==> 01-16: inputs <==
// aluDesign
module aluDesign#(parameter W = 8, N = 4) (clk,rst,CE,MODE,CIN,INP_VALID,CMD,OPA,OPB, ERR,OV,COUT,G,L,E, RES);
    input clk,rst,CE,MODE,CIN;
    input [1:0] INP_VALID;
    input [N-1:0] CMD;
    input [W-1:0] OPA,OPB;
    output reg ERR,OV,COUT,G,L,E;
        output reg [2*W-1:0] RES;
        reg [2*W-1:0] res_comb;
    parameter INV_INP = 2'b00, OPA_VALID = 2'b01, OPB_VALID = 2'b10, OPA_AND_OPB_VALID = 2'b11;
    parameter SHIFT_W = $clog2(W);
    reg [W-1:0] opa_r,opb_r;
    reg [N-1:0] cmd_r;
    reg [1:0] valid_r;
    reg mode_r,cin_r;
    reg cout_comb,ov_comb,g_comb,l_comb,e_comb,err_comb;
    always@(posedge clk,posedge rst) begin
        if(rst) begin
            opa_r <= 0;
            opb_r <= 0;
            cmd_r <= 0;
            valid_r <= 0;
            cin_r <= 0;
            mode_r <= 0;
        end
        else if(CE) begin
            opa_r <= OPA;
            opb_r <= OPB;
            cmd_r <= CMD;
            valid_r <= INP_VALID;
            cin_r <= CIN;
            mode_r <= MODE;
       end
    end
    always@(*) begin
        if(CE) begin
            res_comb = 0;
            err_comb = 0;
            cout_comb = 0;
            ov_comb = 0;
            g_comb = 0;
            l_comb = 0;
            e_comb = 0;
            if(mode_r == 1) begin
                case(valid_r)
                    INV_INP : begin
                        res_comb = 0;
                        err_comb = 1;
                    end
                    OPA_VALID : begin
                        case(cmd_r)
                            4'b0100 : begin
                                res_comb = opa_r + 1;
                                cout_comb = res_comb[W];
                            end
                           4'b0101 : begin
                               res_comb = opa_r - 1;
                               ov_comb = res_comb[W];
                            end
                            default : err_comb = 1;
                        endcase
                    end
  ...
clock: 4.5 ns
lec_check: 0
cap_margin: 20
cell_pad_in_sites_detail_placement: 0
core_margin: 2
core_utilization: 66
cts_cluster_diameter: 28
cts_cluster_size: 95
gpl_routability_driven: 0
gpl_timing_driven: 1
max_routing_layer: met4
place_density_lb_addon: 0.08
setup_slack_margin: -0.32
slew_margin: 40
run.sh (not shown) runs the stock make flow with config.mk's settings and CLKGATE_MAP_FILE=.
==> 03-07 (differences from 01-16) <==
==> flow/config.mk (replaced) <==
export PLATFORM = sky130hd
export DESIGN_NAME = aluDesign
export DESIGN_NICKNAME = aluDesign
export VERILOG_FILES = /design/flow/design.v
export SDC_FILE = /design/flow/constraint.sdc
export NUM_CORES = 4
export LEC_CHECK = 0
export ABC_AREA = 1
export CAP_MARGIN = 20
export CORE_MARGIN = 2
export CORE_UTILIZATION = 50
export GPL_TIMING_DRIVEN = 0
export HOLD_SLACK_MARGIN = 0.21
export MAX_ROUTING_LAYER = met4
export MIN_ROUTING_LAYER = met2
export PLACE_DENSITY = 0.51
export SETUP_SLACK_MARGIN = 0.37
export SLEW_MARGIN = 35
==> flow/constraint.sdc (replaced) <==
create_clock -name core_clock -period 9.11 [get_ports {clk}]
set_input_delay 1.8220 -clock core_clock [delete_from_list [all_inputs] [get_ports {clk}]]
set_output_delay 1.8220 -clock core_clock [all_outputs]
set_load 0.01 [all_outputs]
==> 04-09 (differences from 01-16) <==
--- a/flow/config.mk
+++ b/flow/config.mk
@@ -10,10 +10,11 @@
 export CORE_MARGIN = 2
-export CORE_UTILIZATION = 66
-export CTS_CLUSTER_DIAMETER = 28
+export CORE_UTILIZATION = 45
+export CTS_CLUSTER_DIAMETER = 267
 export CTS_CLUSTER_SIZE = 95
-export GPL_ROUTABILITY_DRIVEN = 0
+export GPL_ROUTABILITY_DRIVEN = 1
 export GPL_TIMING_DRIVEN = 1
 export MAX_ROUTING_LAYER = met4
-export PLACE_DENSITY_LB_ADDON = 0.08
-export SETUP_SLACK_MARGIN = -0.32
-export SLEW_MARGIN = 40
+export PLACE_DENSITY = 0.82
+export SETUP_SLACK_MARGIN = 0.58
+export SLEW_MARGIN = 10
+export TNS_END_PERCENT = 20
==> flow/constraint.sdc (replaced) <==
create_clock -name core_clock -period 10.3 [get_ports {clk}]
set_input_delay 2.0600 -clock core_clock [delete_from_list [all_inputs] [get_ports {clk}]]
set_output_delay 2.0600 -clock core_clock [all_outputs]
set_load 0.01 [all_outputs]
==> CHANGELOG.md <==
## Implementation

* Stopped at: global routing
* Run status: aborted with a tool error
* Dpl ws at 2.51 ns
* Err: [ERROR GRT-0116] Global routing finished with congestion. Check the congestion regions in the DRC Viewer.
* M2 GR Usage at between 70 and 80%
* Die y size at between 100 and 150 µm
* Post-Synthesis Cells at approximately 1.7k
That was 03-07.
==> CHANGELOG.md <==
### Metrics

* Run status: complete, but fails checks
* Final Setup Violations at 12
* Post-Synthesis Cells at 1374
* Failing Checks: negative setup slack
* Dpl ws at -0.571 ns
* Final worst slack at -0.650 ns
That was 01-16.
==> CHANGELOG.md <==
### Metrics

* Dpl ws at ~3.6 ns
* Post-Synthesis Cells at ~1.4k
* Maximum VDD drop at about 0.095 mV
* Final wirelength at ~40000 µm
* Crit Path Category: flop to flop
* Run status: complete, no violations
* Die y size at around 160 µm
That was 04-09.

* * *

==> inputs of ember <==
aluDesign again, from the RTL that the note above started with.
// aluDesign
module aluDesign#(parameter W = 8, N = 4) (clk,rst,CE,MODE,CIN,INP_VALID,CMD,OPA,OPB, ERR,OV,COUT,G,L,E, RES);
    input clk,rst,CE,MODE,CIN;
    input [1:0] INP_VALID;
    input [N-1:0] CMD;
    input [W-1:0] OPA,OPB;
    output reg ERR,OV,COUT,G,L,E;
        output reg [2*W-1:0] RES;
        reg [2*W-1:0] res_comb;
    parameter INV_INP = 2'b00, OPA_VALID = 2'b01, OPB_VALID = 2'b10, OPA_AND_OPB_VALID = 2'b11;
    parameter SHIFT_W = $clog2(W);
    reg [W-1:0] opa_r,opb_r;
    reg [N-1:0] cmd_r;
    reg [1:0] valid_r;
    reg mode_r,cin_r;
    reg cout_comb,ov_comb,g_comb,l_comb,e_comb,err_comb;
    always@(posedge clk,posedge rst) begin
        if(rst) begin
            opa_r <= 0;
            opb_r <= 0;
            cmd_r <= 0;
            valid_r <= 0;
            cin_r <= 0;
            mode_r <= 0;
        end
        else if(CE) begin
            opa_r <= OPA;
            opb_r <= OPB;
            cmd_r <= CMD;
            valid_r <= INP_VALID;
            cin_r <= CIN;
            mode_r <= MODE;
       end
    end
    always@(*) begin
        if(CE) begin
            res_comb = 0;
            err_comb = 0;
            cout_comb = 0;
  ...
Settings: LEC_CHECK=0, CAP_MARGIN=40, CELL_PAD_IN_SITES_DETAIL_PLACEMENT=2, CORE_MARGIN=2, CORE_UTILIZATION=34, CTS_CLUSTER_DIAMETER=177, CTS_CLUSTER_SIZE=56, GPL_ROUTABILITY_DRIVEN=1, GPL_TIMING_DRIVEN=0, PLACE_DENSITY_LB_ADDON=0.19, SLEW_MARGIN=40, TNS_END_PERCENT=5; clock period 4.34 ns.
==> violet (differences from ember) <==
- CAP_MARGIN: 40 -> 20
- CORE_UTILIZATION: 34 -> 18
- GPL_TIMING_DRIVEN: 0 -> unset
- PLACE_DENSITY_LB_ADDON: 0.19 -> 0.25
- TNS_END_PERCENT: 5 -> unset
==> flow/constraint.sdc (replaced) <==
create_clock -name core_clock -period 6.0 [get_ports {clk}]
set_input_delay 1.2000 -clock core_clock [delete_from_list [all_inputs] [get_ports {clk}]]
set_output_delay 1.2000 -clock core_clock [all_outputs]
set_load 0.01 [all_outputs]
==> xenon (differences from ember) <==
- CAP_MARGIN: 40 -> 20
- CELL_PAD_IN_SITES_DETAIL_PLACEMENT: 2 -> 0
- CORE_UTILIZATION: 34 -> 55
- CTS_CLUSTER_DIAMETER: 177 -> 192
- CTS_CLUSTER_SIZE: 56 -> 95
- GPL_TIMING_DRIVEN: 0 -> 1
- MAX_ROUTING_LAYER: unset -> met4
- PLACE_DENSITY: unset -> 0.54
- PLACE_DENSITY_LB_ADDON: 0.19 -> unset
- SETUP_SLACK_MARGIN: unset -> 0.58
- TNS_END_PERCENT: 5 -> unset
==> flow/constraint.sdc (replaced) <==
create_clock -name core_clock -period 10.3 [get_ports {clk}]
set_input_delay 2.0600 -clock core_clock [delete_from_list [all_inputs] [get_ports {clk}]]
set_output_delay 2.0600 -clock core_clock [all_outputs]
set_load 0.01 [all_outputs]
==> CHANGELOG.md <==
### Changed

- Status: complete, no violations
- Die Span Y: 247 um
- DR vias/cell: 5.01
- Placed cell area: 12200 um^2
- Layout Skew: 13.0 ps
- M2 GR Usage: 28.9%
- Worst reg2reg path startpoint: opb_r[5]$_DFFE_PP0P_
- # rows: 88
- Non-Filler Instances: 2186
- Clk pin slew, worst setup/hold paths: 90 ps
- Post-DR wirelength/cell: 23.7 um
-- figures above: violet

==> CHANGELOG.md <==
### Changed

- Relative slew slack: 42.8%
- CTS tree: done
- Sequential cell area: 1150 um^2
- Crit path required time: 10490 ps
- Sequential power share: 11.7%
- Status: complete, no violations
- NonClk Buf Share: 6.04%
- Clk pin slew, worst setup/hold paths: 90 ps
- # rows: 50
- Layout Skew: 15.6 ps
- Non-Filler Instances: 1645
- Placed cell area: 11300 um^2
- CLK BUF: 5
- Worst reg2reg path startpoint: opb_r[0]$_DFFE_PP0P_
- Die Span Y: 143 um
- Area grow syn2layout: 8.23%
- Total CTS buffers: 5
-- figures above: xenon

==> CHANGELOG.md <==
### Changed

- Worst Setup Path Type: reg2reg
- Status: complete, but fails checks
- DR vias/cell: 6.42
- Worst Setup Start Kind: flop
- # rows: 64
- Warning count from the yosys run: 1
- M2 GR Usage: 63.7%
- Die Span Y: 181 um
- Layout check faults: setup timing
- Post-DR wirelength/cell: 32.6 um
- Non-Filler Instances: 1896
- Clk pin slew, worst setup/hold paths: 80 ps
- Setup-failing EPs final: 12
- Placed cell area: 11900 um^2
- Worst reg2reg path startpoint: opb_r[0]$_DFFE_PP0P_
- Setup ws final: -1200 ps
- Layout Skew: 8.78 ps
-- figures above: ember

Power is estimated from default activity; no workload was simulated.
